==> try-maple: inputs <==
==> flow/design.v (excerpt) <==
module FAdd(
    input rst,
    input clk,
    input  [31:0]               a,
    input  [31:0]               b,
    output reg [31:0]           c,
    output reg [2:0]           state
);
    parameter NAN = 32'b01111111100000000000000000000001;  
    parameter ZERO = 32'b0;  
    wire a_s = a[31];
    wire b_s = b[31];
    wire [7:0] a_e = a[30:23];
    wire [7:0] b_e = b[30:23];
    wire [22:0] a_m = a[22:0];
    wire [22:0] b_m = b[22:0];
    wire a_e_max = a_e == 8'b11111111;
    wire b_e_max = b_e == 8'b11111111;
    wire a_e_min = a_e == 8'b0;
    wire b_e_min = b_e == 8'b0;
    wire a_m_min = a_m == 23'b0;
    wire b_m_min = b_m == 23'b0;
    wire a_inf = a_e_max & a_m_min;
    wire b_inf = b_e_max & b_m_min;
    wire a_nan = a_e_max & ~a_m_min;
    wire b_nan = b_e_max & ~b_m_min;
    wire a_zero = a_e_min & a_m_min;
    wire b_zero = b_e_min & b_m_min;
    wire a_denorm = a_e_min & ~a_m_min;
    wire b_denorm = b_e_min & ~b_m_min;
    wire inverse = (a_s ^ b_s) & (a_e == b_e) & (a_m == b_m);
    wire special_case = a_nan | b_nan | a_inf | b_inf | a_zero | b_zero | inverse;
    wire [31:0] special_output = (a_nan | b_nan) ? NAN :
    a_inf ? ((b_inf & (a_s ^ b_s)) ? NAN : a) :
    b_inf ? b :
    a_zero ? ((b_zero & (a_s ^ b_s) ? ZERO : b)) :
    b_zero ? a :
    inverse ? ZERO : 32'hffffffff;
    reg a_sign;
    reg b_sign;
    reg [26:0] a_add;
    reg [26:0] b_add;
    reg [7:0] a_exp;
    reg [7:0] b_exp;
  ...
make LEC_CHECK=0 ABC_AREA=0 CAP_MARGIN=20 CELL_PAD_IN_SITES_DETAIL_PLACEMENT=0 CORE_ASPECT_RATIO=0.89 CORE_MARGIN=8 CORE_UTILIZATION=45 CTS_CLUSTER_DIAMETER=198 GPL_TIMING_DRIVEN=0 MAX_ROUTING_LAYER=met4 SETUP_SLACK_MARGIN=0.59 SLEW_MARGIN=20 TNS_END_PERCENT=10 finish   # period 4.56 ns
run.sh (not shown) runs the stock make flow with config.mk's settings and CLKGATE_MAP_FILE=.
==> try-fjord (differences from try-maple) <==
ABC_AREA = unset   (was 0)
CELL_PAD_IN_SITES_DETAIL_PLACEMENT = unset   (was 0)
CORE_ASPECT_RATIO = unset   (was 0.89)
CORE_MARGIN = 2   (was 8)
CORE_UTILIZATION = 72   (was 45)
CTS_CLUSTER_DIAMETER = unset   (was 198)
CTS_CLUSTER_SIZE = 14   (was unset)
GPL_TIMING_DRIVEN = unset   (was 0)
MAX_ROUTING_LAYER = unset   (was met4)
SETUP_SLACK_MARGIN = -0.4   (was 0.59)
TNS_END_PERCENT = unset   (was 10)
==> flow/constraint.sdc (replaced) <==
create_clock -name core_clock -period 4.16 [get_ports {clk}]
set_input_delay 0.8320 -clock core_clock [delete_from_list [all_inputs] [get_ports {clk}]]
set_output_delay 0.8320 -clock core_clock [all_outputs]
set_load 0.01 [all_outputs]
==> try-ember (differences from try-maple) <==
ABC_AREA = unset   (was 0)
CELL_PAD_IN_SITES_DETAIL_PLACEMENT = unset   (was 0)
CORE_ASPECT_RATIO = unset   (was 0.89)
CORE_MARGIN = 2   (was 8)
CORE_UTILIZATION = 72   (was 45)
CTS_CLUSTER_DIAMETER = 384   (was 198)
CTS_CLUSTER_SIZE = 100   (was unset)
GPL_TIMING_DRIVEN = unset   (was 0)
MAX_ROUTING_LAYER = unset   (was met4)
SETUP_SLACK_MARGIN = 2.14   (was 0.59)
TNS_END_PERCENT = 5   (was 10)
==> flow/constraint.sdc (replaced) <==
create_clock -name core_clock -period 7.16 [get_ports {clk}]
set_input_delay 1.4320 -clock core_clock [delete_from_list [all_inputs] [get_ports {clk}]]
set_output_delay 1.4320 -clock core_clock [all_outputs]
set_load 0.01 [all_outputs]
==> try-violet (differences from try-maple) <==
ABC_AREA = unset   (was 0)
CELL_PAD_IN_SITES_DETAIL_PLACEMENT = unset   (was 0)
CORE_ASPECT_RATIO = unset   (was 0.89)
CORE_MARGIN = 2   (was 8)
CORE_UTILIZATION = 40   (was 45)
CTS_CLUSTER_DIAMETER = 398   (was 198)
CTS_CLUSTER_SIZE = 99   (was unset)
GPL_TIMING_DRIVEN = unset   (was 0)
MAX_ROUTING_LAYER = unset   (was met4)
SETUP_SLACK_MARGIN = unset   (was 0.59)
TNS_END_PERCENT = 15   (was 10)
==> flow/constraint.sdc (replaced) <==
create_clock -name core_clock -period 10.0 [get_ports {clk}]
set_input_delay 2.0000 -clock core_clock [delete_from_list [all_inputs] [get_ports {clk}]]
set_output_delay 2.0000 -clock core_clock [all_outputs]
set_load 0.01 [all_outputs]
==> results <==
| item | try-maple | try-ember | try-violet | try-fjord |
|---|---|---|---|---|
| Number of antenna violations at the first check in global routing | 0 | 1 | 2 | 0 |
| Result of the run | timing/DRC/antenna clean | timing/DRC/antenna clean | timing/DRC/antenna clean | complete, but fails checks |
| Violated checks | - | - | - | negative setup slack |
| Setup slack of the critical path after layout | 0.4625 ns | 2.455 ns | 4.733 ns | -0.07496 ns |
| Count of buffers not belonging to the clock network in the layout | 203 | 116 | 113 | 156 |
| Clock-cell share of area | 4.182% | 4.068% | 3.769% | 3.629% |
| Met2 track utilization from global routing | 41.97% | 73.84% | 45.25% | 73.22% |
| Leakage power | 5.973 nW | 5.812 nW | 5.778 nW | 5.957 nW |
| Max_slew headroom | 31.92% | 26.69% | 16.56% | 15.69% |
| Synthesis-to-layout area growth | 17.96% | 12.99% | 14.58% | 15.04% |
| DRC marker count from the first detailed-route iteration | 1841 | 2437 | 1532 | 2536 |
| Area of combinational cells with multiple inputs | 8013 um^2 | 8043 um^2 | 8056 um^2 | 8054 um^2 |
| Wire length on met2 | 21970 um | 20150 um | 22010 um | 20250 um |
| Highest metal layer with signal wires | met4 | met5 | met4 | met4 |
| Number of tap instances | 390 | 229 | 442 | 229 |
| Seq group | 0.00196 W | 0.00128 W | 0.000910 W | 0.00219 W |
| Buffer share of cell area | 10.19% | 7.712% | 7.337% | 9.644% |
| Fill count | 2656 | 1113 | 3138 | 1055 |
| Floorplan Core Area | 28370 um^2 | 17840 um^2 | 32290 um^2 | 17840 um^2 |
| Init Core Util | 45.95% | 73.08% | 40.38% | 73.08% |
| Number of search-and-repair iterations in the first detailed-routing pass | 6 | 9 | 9 | 12 |
| Clk ins delay skew pair | 0.45 ns | 0.44 ns | 0.47 ns | 0.44 ns |
| Highest ir drop seen on vdd | 0.2804 mV | 0.1986 mV | 0.1302 mV | 0.3487 mV |
| Placement Setup Slack | 0.1673 ns | 2.080 ns | 4.176 ns | 0.1562 ns |
| R2r setup slk | 0.46 ns | 2.45 ns | 5.56 ns | -0.07 ns |
| Setup TNS | 0 ns | 0 ns | 0 ns | -0.07496 ns |
| Reg2reg path depth | 14 | 12 | 12 | 12 |
| Delay contributed by the slowest stage of the critical path | 0.69 ns | 0.69 ns | 0.82 ns | 0.60 ns |
Power and IR drop assume default switching activity.
